Setup of the baseline:
Design copyEngine, start of the top module:
module copyEngine  #(
    parameter DATA_WIDTH       = 64,
    parameter ADDR_WIDTH       = 32,
    parameter LEN              = 16,
    parameter FULL_WORD_SIZE   = DATA_WIDTH / 8
) (
    input                             rstn,
    input                             clk,
    input                             src_dw_sel_i, 
    input                             dst_dw_sel_i, 
    input                             copy_i,
    input                             set_i,
    input        [7:0]                setVal_i,
    input                             flush_i,
    input        [LEN-1:0]            len_i,
    input        [ADDR_WIDTH-1:0]     src_i,
    input        [ADDR_WIDTH-1:0]     dst_i,
    output logic                      done_o,
    output logic                      mem_re_r,
    output logic [ADDR_WIDTH-1:0]     mem_rad_r,
    input                             mem_rreq_rdy,
    input        [DATA_WIDTH-1:0]     mem_rdat,
    input                             mem_rdat_rdy,
    output logic [FULL_WORD_SIZE-1:0] mem_bwe_r,
    output logic [ADDR_WIDTH-1:0]     mem_wad_r,
    output logic [DATA_WIDTH-1:0]     mem_wdat_r,
    input                             mem_wreq_rdy,
    output logic                      flush_r,
    output logic [ADDR_WIDTH-1:0]     cmd_adr_r,
    input                             cmd_rdy
);
clock: 5.27 ns
lec_check: 0
abc_area: 0
cap_margin: 20
core_aspect_ratio: 1.08
core_margin: 4
core_utilization: 54
cts_cluster_diameter: 359
max_routing_layer: met5
setup_slack_margin: 0.55
slew_margin: 15
tns_end_percent: 70
run.sh (not shown) runs the stock make flow with config.mk's settings and CLKGATE_MAP_FILE=.
| the baseline | all stages done | FAIL | negative setup slack |
[inputs] the candidate vs the baseline
# the baseline
export LEC_CHECK = 0
export ABC_AREA = 0
export CAP_MARGIN = 20
export CORE_ASPECT_RATIO = 1.08
export CORE_MARGIN = 4
export CORE_UTILIZATION = 54
export CTS_CLUSTER_DIAMETER = 359
export MAX_ROUTING_LAYER = met5
export SETUP_SLACK_MARGIN = 0.55
export SLEW_MARGIN = 15
export TNS_END_PERCENT = 70
create_clock -name core_clock -period 5.27 [get_ports {clk}]
# the candidate
export LEC_CHECK = 0
export CAP_MARGIN = 20
export CORE_MARGIN = 2
export CORE_UTILIZATION = 40
export SLEW_MARGIN = 20
create_clock -name core_clock -period 9.49 [get_ports {clk}]
Results
Looking at the reports, the candidate completed the entire flow and the layout it produced met the timing, design-rule and antenna checks. The max-slew headroom at the worst pin in the candidate was higher than what the baseline gave. The number of filler instances in the final layout in the candidate was higher than what the baseline gave. Compared with the baseline, the candidate shows final area lower by 6.9%. Re total power: the candidate is about 50% down on the baseline.


copyEngine again, from the RTL that the note above started with.
clock: 5.27 ns
lec_check: 0
cap_margin: 20
core_aspect_ratio: 0.89
core_margin: 2
core_utilization: 66
cts_cluster_size: 50
hold_slack_margin: 0.29
place_density: 0.64
setup_slack_margin: 1.39
slew_margin: 20
tns_end_percent: 60
The baseline stopped in global routing (5_1_grt).
Next try:
ABC_AREA = 1   (was unset)
CORE_ASPECT_RATIO = unset   (was 0.89)
CORE_UTILIZATION = 69   (was 66)
CTS_CLUSTER_SIZE = unset   (was 50)
HOLD_SLACK_MARGIN = unset   (was 0.29)
PLACE_DENSITY = unset   (was 0.64)
SETUP_SLACK_MARGIN = unset   (was 1.39)
TNS_END_PERCENT = unset   (was 60)
clock period = 4.34 ns   (was 5.27 ns; I/O delays follow)
The changed run completed and failed the layout checks on negative setup slack.
Area after synthesis rises by 3.8%.
Die size falls by 0.75%.
Synthesized cell count rises by about 37%.


Setup of lane 1:
copyEngine again, from the RTL that the note above started with.
Settings: LEC_CHECK=0, CAP_MARGIN=40, CELL_PAD_IN_SITES_DETAIL_PLACEMENT=1, CORE_MARGIN=9, CORE_UTILIZATION=69, CTS_CLUSTER_DIAMETER=317, GPL_ROUTABILITY_DRIVEN=0, GPL_TIMING_DRIVEN=0, HOLD_SLACK_MARGIN=-0.05, MAX_ROUTING_LAYER=met4, MIN_ROUTING_LAYER=met1, SLEW_MARGIN=20; clock period 11.0 ns.
Lane 1 is listed as incomplete: the tool reported an error in detailed placement (3_5_place_dp) and the run ended there.
The inputs of lane 2 differ from those of lane 1 as listed below.
==> flow/config.mk <==
export PLATFORM = sky130hd
export DESIGN_NAME = copyEngine
export DESIGN_NICKNAME = copyEngine
export VERILOG_FILES = /design/flow/design.v
export SDC_FILE = /design/flow/constraint.sdc
export NUM_CORES = 4
export LEC_CHECK = 0
export CAP_MARGIN = 20
export CORE_MARGIN = 2
export CORE_UTILIZATION = 70
export SLEW_MARGIN = 20
==> flow/constraint.sdc <==
create_clock -name core_clock -period 3.36 [get_ports {clk}]
set_input_delay 0.6720 -clock core_clock [delete_from_list [all_inputs] [get_ports {clk}]]
set_output_delay 0.6720 -clock core_clock [all_outputs]
set_load 0.01 [all_outputs]
[summary]
Lane 1 -> lane 2: die boundary height decreased by a few percent
Number of I/O pins: lane 2 vs lane 1 identical
No final results exist for lane 2, since it was stopped by error GRT-0116 during global routing (5_1_grt).
Re area after synthesis: no difference whatsoever between lane 1 and lane 2.
Compared with lane 1, in lane 2 area of the core fell by 1.8%; die outline width fell by 16 um; number of register bits inferred by synthesis stayed essentially flat.
Lane 2 and lane 1 ended up with roughly the same cell count in the Yosys report.
For the number of rows in the core area, lane 2 came in 1.1% lower than lane 1 did.
Lane 1 -> lane 2: synthesized instance count flat
Compared with lane 1, lane 2 shows die size lower by 8600 um2.


== run 1 ==
copyEngine again, from the RTL that the note above started with.
Settings: LEC_CHECK=0, ABC_AREA=1, CAP_MARGIN=20, CORE_MARGIN=2, CORE_UTILIZATION=72, CTS_CLUSTER_SIZE=14, SLEW_MARGIN=20; clock period 2.35 ns.
Status(run 1) = ERROR, stage = global routing (5_1_grt)
What run 2 does differently from run 1 at the input level:
# run 1
export LEC_CHECK = 0
export ABC_AREA = 1
export CAP_MARGIN = 20
export CORE_MARGIN = 2
export CORE_UTILIZATION = 72
export CTS_CLUSTER_SIZE = 14
export SLEW_MARGIN = 20
create_clock -name core_clock -period 2.35 [get_ports {clk}]
# run 2
export LEC_CHECK = 0
export CAP_MARGIN = 20
export CORE_MARGIN = 6
export CORE_UTILIZATION = 40
export MAX_ROUTING_LAYER = met4
export SLEW_MARGIN = 20
create_clock -name core_clock -period 10.0 [get_ports {clk}]
==> comparison <==
- Run 2 | status: complete | timing, DRC, antenna: pass
- Between run 2 and run 1, the worst-case clock buffer depth does not differ in any meaningful way.
- Compared with run 1, run 2 shows total cell area reported by yosys after synthesis lower by about 3.6%.
- Between run 1 and run 2, the average footprint of a synthesized cell is lower for run 1.
- Re H-tree level count: no difference whatsoever between run 2 and run 1.
- Going from run 1 to run 2, synthesized cell area shrank by a few percent.
- Looking only at count of cells resized by post-cts repair, and setting everything else aside, the lower value of run 1 and run 2 goes to run 2.
- Die boundary width: run 1 and run 2 compared, lower one is run 1
- Measured against each other, run 1 and run 2 differ in number of buffers created by CTS, the higher figure coming from run 2.
- Synthesized cell count (run 2 vs. run 1) decreases by more than a quarter
Inputs modified between run 2 and run 3:
# run 2
export LEC_CHECK = 0
export CAP_MARGIN = 20
export CORE_MARGIN = 6
export CORE_UTILIZATION = 40
export MAX_ROUTING_LAYER = met4
export SLEW_MARGIN = 20
create_clock -name core_clock -period 10.0 [get_ports {clk}]
# run 3
export LEC_CHECK = 0
export CAP_MARGIN = 20
export CORE_MARGIN = 2
export CORE_UTILIZATION = 65
export CTS_CLUSTER_SIZE = 50
export HOLD_SLACK_MARGIN = 0.29
export SETUP_SLACK_MARGIN = 1.85
export SLEW_MARGIN = 20
create_clock -name core_clock -period 7.21 [get_ports {clk}]
[summary]
Run 3 against run 2: final-report setup violation count has increased; count of nets after finishing higher; critical path depth in cells fell 1; post-layout utilization of the core up 35 points.
Looking at horizontal die size, run 3 sits below run 2.
Run 3 reports its startpoint of the most critical setup path as dstPtr_r[0] while run 2 reports dstPtr_r[1].
Global-route wire length before repair deteriorates in run 3 relative to run 2.
Run 3 completed end to end; final checks failed (setup timing).
Diff run 2 -> run 3: post-cts repair resize count went up 459, proportion of power drawn by combinational gates now larger, via-per-instance ratio picked up an extra 22%, achievable clock frequency picked up an extra 22%, routed wire length higher.
Input changes introduced in run 4 (baseline for comparison: run 3):
# run 3
export LEC_CHECK = 0
export CAP_MARGIN = 20
export CORE_MARGIN = 2
export CORE_UTILIZATION = 65
export CTS_CLUSTER_SIZE = 50
export HOLD_SLACK_MARGIN = 0.29
export SETUP_SLACK_MARGIN = 1.85
export SLEW_MARGIN = 20
create_clock -name core_clock -period 7.21 [get_ports {clk}]
# run 4
export LEC_CHECK = 0
export ABC_AREA = 1
export CAP_MARGIN = 20
export CORE_MARGIN = 2
export CORE_UTILIZATION = 72
export CTS_CLUSTER_SIZE = 10
export SLEW_MARGIN = 20
create_clock -name core_clock -period 2.35 [get_ports {clk}]
Findings:
Run 3: all stages done; final checks FAILED (setup timing).
The log for run 4 ends in global routing (5_1_grt) with error GRT-0116, so the run never completed.
Compared with run 3, in run 4 post-synthesis cell count from yosys went up 1527.
Run 3 → run 4: number of standard cells after synthesis shows an increase of 37%; die span in x decreased by 8.6 um relative to the old numbers; post-place setup slack -4.06 ns.
[inputs] run 5 vs run 4
# run 4
export LEC_CHECK = 0
export ABC_AREA = 1
export CAP_MARGIN = 20
export CORE_MARGIN = 2
export CORE_UTILIZATION = 72
export CTS_CLUSTER_SIZE = 10
export SLEW_MARGIN = 20
create_clock -name core_clock -period 2.35 [get_ports {clk}]
# run 5
export LEC_CHECK = 0
export CAP_MARGIN = 20
export CORE_MARGIN = 2
export CORE_UTILIZATION = 72
export CTS_CLUSTER_DIAMETER = 363
export CTS_CLUSTER_SIZE = 14
export PLACE_DENSITY_LB_ADDON = 0.01
export SETUP_SLACK_MARGIN = 0.79
export SLEW_MARGIN = 20
create_clock -name core_clock -period 2.73 [get_ports {clk}]
==> comparison <==
Run 5 vs run 4, overall die height went down by 1.8%. Run 5: chip area in the Yosys report is 3.6% lower than what run 4 reported. Run 5 vs. run 4: summed instance area of the synthesized netlist went down by 1800 um^2. Flow for run 5 halted at clock tree synthesis (4_1_cts), error code DPL-0033. From run 4 to run 5 the numbers moved as follows: total placed instance area dropped 3.5%; simple-gate share of the synthesized area moved down.
Power and IR drop assume default switching activity.
